==> v29 <==
## ml_demodulator
module ml_demodulator(
    i_clk,
    i_reset,
    i_trig,
    i_y_hat,
    i_r,
    i_rd_rdy,
    o_rd_vld,
    o_llr,
    o_hard_bit
);
input i_clk;
input i_reset;
input i_trig;
input [159:0] i_y_hat;
input [319:0] i_r;
input i_rd_rdy;
output o_rd_vld;
output [7:0] o_llr;
output o_hard_bit;
localparam IDLE = 0;
localparam R44_S = 4'd1;
localparam R33_S = 4'd2;
localparam R34_S = 4'd3;
localparam R22_S = 4'd4;
localparam BUF = 3'd1;
localparam CAL_AB = 3'd2;
localparam OUT = 3'd3;
localparam CAL_CD = 3'd4;
localparam CAL_EF = 3'd5;
localparam CAL_GH = 3'd6;
localparam COMPARE = 3'd7;
integer i, j, k, m, n, p, q;
wire       gclk1, gclk2, gclk3; 
wire [1:0] SQRT   = 2'b1_1;  
wire [39:0] r34, r23, r24, r12, r13, r14;
wire [19:0] r44, r33, r22, r11;
wire [39:0] y4, y3, y2, y1;
reg [9:0] r34_r_r, r24_r_r, r14_r_r, r23_r_r, r13_r_r, r12_r_r, r34_i_r, r24_i_r, r14_i_r, r23_i_r, r13_i_r, r12_i_r;
wire [9:0] r34_r_w, r24_r_w, r14_r_w, r23_r_w, r13_r_w, r12_r_w, r34_i_w, r24_i_w, r14_i_w, r23_i_w, r13_i_w, r12_i_w;
reg [9:0] r44_r_r, r33_r_r, r22_r_r, r11_r_r;
wire [9:0] r44_r_w, r33_r_w, r22_r_w, r11_r_w;
reg [7:0] y1_r_r, y2_r_r, y3_r_r, y4_r_r, y1_i_r, y2_i_r, y3_i_r, y4_i_r;
reg [7:0] y1_r_w, y2_r_w, y3_r_w, y4_r_w, y1_i_w, y2_i_w, y3_i_w, y4_i_w;
wire [8:0] rsmul_o_r, rsmul_o_i;
reg [5:0] rsmul_i_r_r, rsmul_i_r_i;
reg [1:0] rsmul_i_s_r;
reg [3:0] rs_state_r, rs_state_w;
reg [1:0] rs_count_r, rs_count_w;
reg [2:0] state_r, state_w;
reg [1:0] count_r, count_w;
reg [12:0] L_tmp_r[0:3];
reg [12:0] L_tmp_w[0:3];
reg [1:0] j2_path_r[0:3];
reg [1:0] j2_path_w[0:3];
reg [1:0] j1_path_r[0:3];
reg [1:0] j1_path_w[0:3];
reg [9:0] y_tmp_r, y_tmp_i;
reg [9:0] rs1r, rs1i, rs2r, rs2i, rs3r, rs3i, rs4r, rs4i;
reg [9:0] rs_other_r, rs_other_i;
reg signed [11:0] a, b;
reg signed [11:0] c, d;
reg signed [11:0] e[0:3];
reg signed [11:0] f[0:3];
reg signed [11:0] g[0:3];
reg signed [11:0] h[0:3];
reg [11:0] cal_tmp_r, cal_tmp_i;
reg [12:0] L_tmp1;
reg [12:0] L_tmp2;
reg [12:0] L_tmp3[0:3];
reg [12:0] L_tmp4[0:3];
  ...
Settings: LEC_CHECK=0, CAP_MARGIN=5, CELL_PAD_IN_SITES_GLOBAL_PLACEMENT=1, CORE_MARGIN=7, CORE_UTILIZATION=23, GPL_ROUTABILITY_DRIVEN=0, HOLD_SLACK_MARGIN=0.11, MAX_ROUTING_LAYER=met4, PLACE_DENSITY=0.68, SETUP_SLACK_MARGIN=-0.57, SLEW_MARGIN=30, TNS_END_PERCENT=40; clock period 12.2 ns.
run.sh (not shown) runs the stock make flow with config.mk's settings and CLKGATE_MAP_FILE=.
==> v35: changes against v29 <==
Settings changed: CAP_MARGIN 5 to 20, CELL_PAD_IN_SITES_GLOBAL_PLACEMENT 1 to default, CORE_MARGIN 7 to 2, CORE_UTILIZATION 23 to 70, GPL_ROUTABILITY_DRIVEN 0 to default, HOLD_SLACK_MARGIN 0.11 to default, MAX_ROUTING_LAYER met4 to default, PLACE_DENSITY 0.68 to default, SETUP_SLACK_MARGIN -0.57 to -0.54, SLEW_MARGIN 30 to 20, TNS_END_PERCENT 40 to default.
==> flow/constraint.sdc (replaced) <==
create_clock -name core_clock -period 9.44 [get_ports {i_clk}]
set_input_delay 1.8880 -clock core_clock [delete_from_list [all_inputs] [get_ports {i_clk}]]
set_output_delay 1.8880 -clock core_clock [all_outputs]
set_load 0.01 [all_outputs]
==> v9: changes against v29 <==
Settings changed: CAP_MARGIN 5 to 15, CELL_PAD_IN_SITES_GLOBAL_PLACEMENT 1 to default, CORE_MARGIN 7 to 2, CORE_UTILIZATION 23 to 72, CTS_CLUSTER_DIAMETER from default to 334, CTS_CLUSTER_SIZE from default to 99, GPL_ROUTABILITY_DRIVEN 0 to default, HOLD_SLACK_MARGIN 0.11 to default, MAX_ROUTING_LAYER met4 to default, PLACE_DENSITY 0.68 to 0.4, SETUP_SLACK_MARGIN -0.57 to default, SLEW_MARGIN 30 to 20, TNS_END_PERCENT 40 to default.
==> flow/constraint.sdc (replaced) <==
create_clock -name core_clock -period 5.65 [get_ports {i_clk}]
set_input_delay 1.1300 -clock core_clock [delete_from_list [all_inputs] [get_ports {i_clk}]]
set_output_delay 1.1300 -clock core_clock [all_outputs]
set_load 0.01 [all_outputs]
==> impl_metrics.py <==
# Flow results
metrics = {
    "route": {
        "met2WireLength_um": 95200,
    },
    "setup_path": {
        "crit_top_cell": "fa_1",
        "critPathLaunch": "j4_r[0]",
    },
    "worst_hold_path": {
        "worstHoldPathType": "flop to flop",
        "hp-start": "output_buf_r[106]",
    },
    "run_status": {
        "outcome": "finished clean",
    },
    "layout": {
        "num-clock-buffers": 100,
        "areaGrowthSynthToFinish_pct": 14.1,
    },
    "floorplan": {
        "fp_util_pct": 23.2,
    },
}
# the run above: v29

==> impl_metrics.py <==
# Flow results
metrics = {
    "setup_path": {
        "crit_top_cell": "buf_4",
    },
    "worst_hold_path": {
        "worstHoldPathType": "flop to flop",
    },
    "run_status": {
        "outcome": "failed layout checks",
        "so_faults": "setup timing",
    },
    "layout": {
        "num-clock-buffers": 92,
    },
    "sta": {
        "worst_slack_ns": -0.447,
        "finalSetupViolCount": 68,
    },
}
# the run above: v35

==> impl_metrics.py <==
# Physical implementation metrics
metrics = {
    "run_status": {
        "outcome": "aborted with a tool error",
        "stop_stage": "global routing",
        "stop_error": "[ERROR GRT-0116] Global routing finished with congestion. Check the congestion regions in the DRC Viewer.",
    },
    "floorplan": {
        "die_height_um": 301,
        "fp_util_pct": 72.3,
    },
    "clock_tree": {
        "cts_buffer_depth": 3,
        "root_buffer": "clkbuf_16",
    },
    "place": {
        "place_area_sq_um": 80400,
    },
    "synth": {
        "ys_warn_count": 19,
        "async_reset_ff_share_pct": 100,
    },
    "global_routing": {
        "gr-total-overflow": 904,
    },
}
# the run above: v9



==> run E: inputs <==
ml_demodulator again, from the RTL that the note above started with.
==> flow/config.mk <==
export PLATFORM = sky130hd
export DESIGN_NAME = ml_demodulator
export DESIGN_NICKNAME = ml_demodulator
export VERILOG_FILES = /design/flow/design.v
export SDC_FILE = /design/flow/constraint.sdc
export NUM_CORES = 4
export LEC_CHECK = 0
export CAP_MARGIN = 15
export CORE_ASPECT_RATIO = 0.5
export CORE_MARGIN = 2
export CORE_UTILIZATION = 72
export CTS_CLUSTER_DIAMETER = 334
export CTS_CLUSTER_SIZE = 99
export PLACE_DENSITY = 0.4
export SETUP_SLACK_MARGIN = 0.71
export SLEW_MARGIN = 20
export TNS_END_PERCENT = 5
==> flow/constraint.sdc <==
create_clock -name core_clock -period 5.65 [get_ports {i_clk}]
set_input_delay 1.1300 -clock core_clock [delete_from_list [all_inputs] [get_ports {i_clk}]]
set_output_delay 1.1300 -clock core_clock [all_outputs]
set_load 0.01 [all_outputs]
==> run K: changes against run E <==
- ABC_AREA: not set -> 1
- CAP_MARGIN: 15 -> 20
- CORE_ASPECT_RATIO: 0.5 -> not set
- CORE_MARGIN: 2 -> 7
- CORE_UTILIZATION: 72 -> 40
- CTS_CLUSTER_DIAMETER: 334 -> not set
- CTS_CLUSTER_SIZE: 99 -> not set
- PLACE_DENSITY: 0.4 -> not set
- SETUP_SLACK_MARGIN: 0.71 -> not set
- SLEW_MARGIN: 20 -> 0
- TNS_END_PERCENT: 5 -> not set
==> flow/constraint.sdc (replaced) <==
create_clock -name core_clock -period 8.51 [get_ports {i_clk}]
set_input_delay 1.7020 -clock core_clock [delete_from_list [all_inputs] [get_ports {i_clk}]]
set_output_delay 1.7020 -clock core_clock [all_outputs]
set_load 0.01 [all_outputs]
==> run F: changes against run E <==
- CAP_MARGIN: 15 -> 0
- CORE_ASPECT_RATIO: 0.5 -> not set
- CORE_UTILIZATION: 72 -> 71
- CTS_CLUSTER_DIAMETER: 334 -> not set
- CTS_CLUSTER_SIZE: 99 -> 34
- PLACE_DENSITY: 0.4 -> 0.6
- SETUP_SLACK_MARGIN: 0.71 -> not set
- TNS_END_PERCENT: 5 -> not set
==> flow/constraint.sdc (replaced) <==
create_clock -name core_clock -period 5.7 [get_ports {i_clk}]
set_input_delay 1.1400 -clock core_clock [delete_from_list [all_inputs] [get_ports {i_clk}]]
set_output_delay 1.1400 -clock core_clock [all_outputs]
set_load 0.01 [all_outputs]
==> results.cfg <==
; yosys + openroad results
[run_status]
outcome = did not finish
last-stage-reached = 4_1_cts
error_message = [ERROR DPL-0033] detailed placement checks failed during check placement.

[yosys]
yosys-stat-cells = 7066
synth_dominant_cell_count = ha_1
cell_area_synth_mm2 = 0.0636

[die]
die-area_mm2 = 0.0920

[placed_design]
dpl.cell_count = 9981
dpl-instance-area_mm2 = 0.0802
(the above is from run F)
==> results.cfg <==
; yosys + openroad results
[yosys]
yosys_area_mm2 = 0.0636
cell_area_synth_mm2 = 0.0636
yosys.area.top_type_share_pct = 19.2

[die]
die-area_mm2 = 0.0909

[placed_design]
dpl-instance-area_mm2 = 0.0801

[run_status]
outcome = did not finish
error_message = [ERROR GRT-0116] Global routing finished with congestion. Check the congestion regions in the DRC Viewer.
last-stage-reached = 5_1_grt

[grt]
globalRouteOverflowTotal = 151
(the above is from run E)
==> results.cfg <==
; flow metrics
[yosys]
cell_area_synth_mm2 = 0.0679
synth_dominant_cell_count = nand2_1
flip_flop_and_latch_count_after_synthesis = 541
yosys-stat-cells = 9249
synth-async-reset-ratio_pct = 100

[run_status]
failed_layout_checks = setup timing
outcome = complete, but fails checks

[flow_run]
maxCapViolations = 0

[sta]
final-setup-viol-count = 54
post-route-worst-setup-slack_ns = -0.212
final-hold-violation-count = 0

[final_layout]
area_share_nonclk_buffers_pct = 12.9
n_clock_buffer = 101

[placed_design]
dpl.cell_count = 12300

[setup_path]
cp.arrival_ns = 9.35
(the above is from run K)


==> inputs of run a <==
ml_demodulator again, from the RTL that the note above started with.
Settings: LEC_CHECK=0, CAP_MARGIN=20, CORE_MARGIN=2, CORE_UTILIZATION=70, CTS_CLUSTER_DIAMETER=318, CTS_CLUSTER_SIZE=37, SETUP_SLACK_MARGIN=1.3, SLEW_MARGIN=20; clock period 4.47 ns.
==> run b: changes against run a <==
- CORE_UTILIZATION: 70 -> 72
- CTS_CLUSTER_DIAMETER: 318 -> not set
- CTS_CLUSTER_SIZE: 37 -> 41
- HOLD_SLACK_MARGIN: not set -> -0.08
- SETUP_SLACK_MARGIN: 1.3 -> 2.77
==> flow/constraint.sdc (replaced) <==
create_clock -name core_clock -period 9.44 [get_ports {i_clk}]
set_input_delay 1.8880 -clock core_clock [delete_from_list [all_inputs] [get_ports {i_clk}]]
set_output_delay 1.8880 -clock core_clock [all_outputs]
set_load 0.01 [all_outputs]
==> run c: changes against run a <==
- CELL_PAD_IN_SITES_GLOBAL_PLACEMENT: not set -> 2
- CORE_UTILIZATION: 70 -> 58
- CTS_CLUSTER_DIAMETER: 318 -> not set
- CTS_CLUSTER_SIZE: 37 -> not set
- GPL_TIMING_DRIVEN: not set -> 1
- PLACE_DENSITY: not set -> 0.85
- SETUP_SLACK_MARGIN: 1.3 -> 2.04
- TNS_END_PERCENT: not set -> 35
==> flow/constraint.sdc (replaced) <==
create_clock -name core_clock -period 16.3 [get_ports {i_clk}]
set_input_delay 3.2600 -clock core_clock [delete_from_list [all_inputs] [get_ports {i_clk}]]
set_output_delay 3.2600 -clock core_clock [all_outputs]
set_load 0.01 [all_outputs]
==> run d: changes against run a <==
- CORE_UTILIZATION: 70 -> 40
- CTS_CLUSTER_DIAMETER: 318 -> not set
- CTS_CLUSTER_SIZE: 37 -> not set
- PLACE_DENSITY: not set -> 0.6
- SETUP_SLACK_MARGIN: 1.3 -> not set
==> flow/constraint.sdc (replaced) <==
create_clock -name core_clock -period 10.7 [get_ports {i_clk}]
set_input_delay 2.1400 -clock core_clock [delete_from_list [all_inputs] [get_ports {i_clk}]]
set_output_delay 2.1400 -clock core_clock [all_outputs]
set_load 0.01 [all_outputs]
==> results_slide.txt <==
Implementation Results

Place
  – GP Congestion: 0.964

Global routing
  – Met2 global-route usage: 0.385
  – All-Layer GR Usage: 0.238
  – Grt met3 use: 0.0291
  – GRT overflow: 0

Die
  – Fp util: 0.402
  – Die Size: around 0.16 mm^2
  – Die width: just over 400 um

Clocking
  – Inserted Clock Buffers: 72

Outcome
  – Outcome: no timing/DRC/antenna violations
# the run above: run d

==> results_slide.txt <==
Run Summary

Global routing
  – Grt met3 use: 0.511
  – Met2 global-route usage: 0.918
  – GRT overflow: 90
  – All-Layer GR Usage: 0.711

Die
  – Die width: 305 um
  – Fp util: 0.707

Outcome
  – Stopped at: global routing
  – Outcome: did not finish
  – Log Error: [ERROR GRT-0232] Routing congestion too high. Check the congestion heatmap in the GUI.

Place
  – GP Congestion: roughly 1.1
# the run above: run a

==> results_slide.txt <==
Implementation Results

Outcome
  – Outcome: failed layout checks
  – Violated Checks: negative setup slack

Worst setup path
  – CP delay by family, top: AND-OR/OR-AND gates
  – CP max stage delay: 0.55 ns

Place
  – GP Congestion: between 1 and 1.5

Global routing
  – Met2 global-route usage: 0.716
  – All-Layer GR Usage: 0.459
  – Grt met3 use: 0.106

Die
  – Die Size: 0.0907 mm^2
  – Die width: about 300 um
  – Fp util: 0.723

Final layout
  – Logic area: a little over 0.05 mm^2

Hold path
  – Worst Hold Depth: 2

STA
  – Fin worst setup slack: -0.589 ns
  – Setup violators final: approximately 63
# the run above: run b

==> results_slide.txt <==
Implementation Results

Outcome
  – Outcome: no timing/DRC/antenna violations

Die
  – Fp util: 0.584
  – Std cell rows: 121
  – Die width: 335 um
  – Die Size: 0.112 mm^2
  – Tap Count: roughly 1,400

Global routing
  – Met2 global-route usage: 0.534
  – Vias in the first global route: roughly 50,000
  – All-Layer GR Usage: 0.338
  – Grt met3 use: 0.0381

Routing
  – DRT antenna net count: 0

STA
  – Worst slew pin tran: 1.19 ns

Clocking
  – # Post-CTS Setup Buffers: 0
  – CTS tree: yes
  – Inserted Clock Buffers: approximately 67

Job
  – MaxCap Viol Count: 0

Place
  – DP Wirelength: about 160 mm
# the run above: run c



==> v11 <==
Starting RTL as in the previous note.
==> flow/design.v (excerpt) <==
module ml_demodulator(
    i_clk,
    i_reset,
    i_trig,
    i_y_hat,
    i_r,
    i_rd_rdy,
    o_rd_vld,
    o_llr,
    o_hard_bit
);
clock: 7.8 ns
lec_check: 0
cap_margin: 15
core_margin: 2
core_utilization: 72
cts_cluster_diameter: 192
cts_cluster_size: 96
place_density: 0.6
setup_slack_margin: 1.93
slew_margin: 20
==> v22: changes against v11 <==
Settings changed: CAP_MARGIN 15 to 20, CORE_UTILIZATION 72 to 66, CTS_CLUSTER_DIAMETER 192 to unset, CTS_CLUSTER_SIZE 96 to 43, PLACE_DENSITY 0.6 to unset, SETUP_SLACK_MARGIN 1.93 to -0.57.
==> flow/constraint.sdc (replaced) <==
create_clock -name core_clock -period 8.24 [get_ports {i_clk}]
set_input_delay 1.6480 -clock core_clock [delete_from_list [all_inputs] [get_ports {i_clk}]]
set_output_delay 1.6480 -clock core_clock [all_outputs]
set_load 0.01 [all_outputs]
==> v8: changes against v11 <==
Settings changed: CAP_MARGIN 15 to 0, CTS_CLUSTER_DIAMETER 192 to 29, CTS_CLUSTER_SIZE 96 to 34, SETUP_SLACK_MARGIN 1.93 to 0.69.
==> flow/constraint.sdc (replaced) <==
create_clock -name core_clock -period 5.7 [get_ports {i_clk}]
set_input_delay 1.1400 -clock core_clock [delete_from_list [all_inputs] [get_ports {i_clk}]]
set_output_delay 1.1400 -clock core_clock [all_outputs]
set_load 0.01 [all_outputs]
==> results <==
	v11	v8	v22
Run status	stopped before the end	stopped before the end	failed layout checks
Stage where the flow stopped	global routing (5_1_grt)	clock tree synthesis (4_1_cts)	-
Violated checks	-	-	negative setup slack
Chip Height	301 um	301 um	314 um
Deepest level of the CTS H-tree	1	-	3
Final Wtd Congestion	1.05	1.08	0.989
Core outline area	88,000 um^2	88,000 um^2	95,300 um^2
Number of buffers added by the clock tree synthesis step	12	-	66
Number of buffers inserted by post-CTS setup repair	96	-	47
Post-CTS sizing	333	-	160
Horizontal die size	301 um	301 um	314 um
Count of buffers inserted at the top-level ports	212	212	212
CTS Buffer Depth	3	-	3
Clock root buffer master	sky130_fd_sc_hd__clkbuf_16	-	sky130_fd_sc_hd__clkbuf_16
Hold-fix buffers at CTS	0	-	0
Die Footprint	90,700 um^2	90,700 um^2	98,900 um^2
Pre-placement core utilization	72.3%	72.3%	66.7%
Total number of clock tree sinks	541	-	541
Placement Setup Slack	-2.21 ns	-4.19 ns	-1.56 ns
Detailed placement HPWL	184 mm	199 mm	167 mm
Placed Instances	9,498	9,978	9,370
Placed Area	76,500 um^2	80,200 um^2	74,900 um^2
Register share after synthesis	21.4%	21.4%	21.4%
Row Count	109	109	113
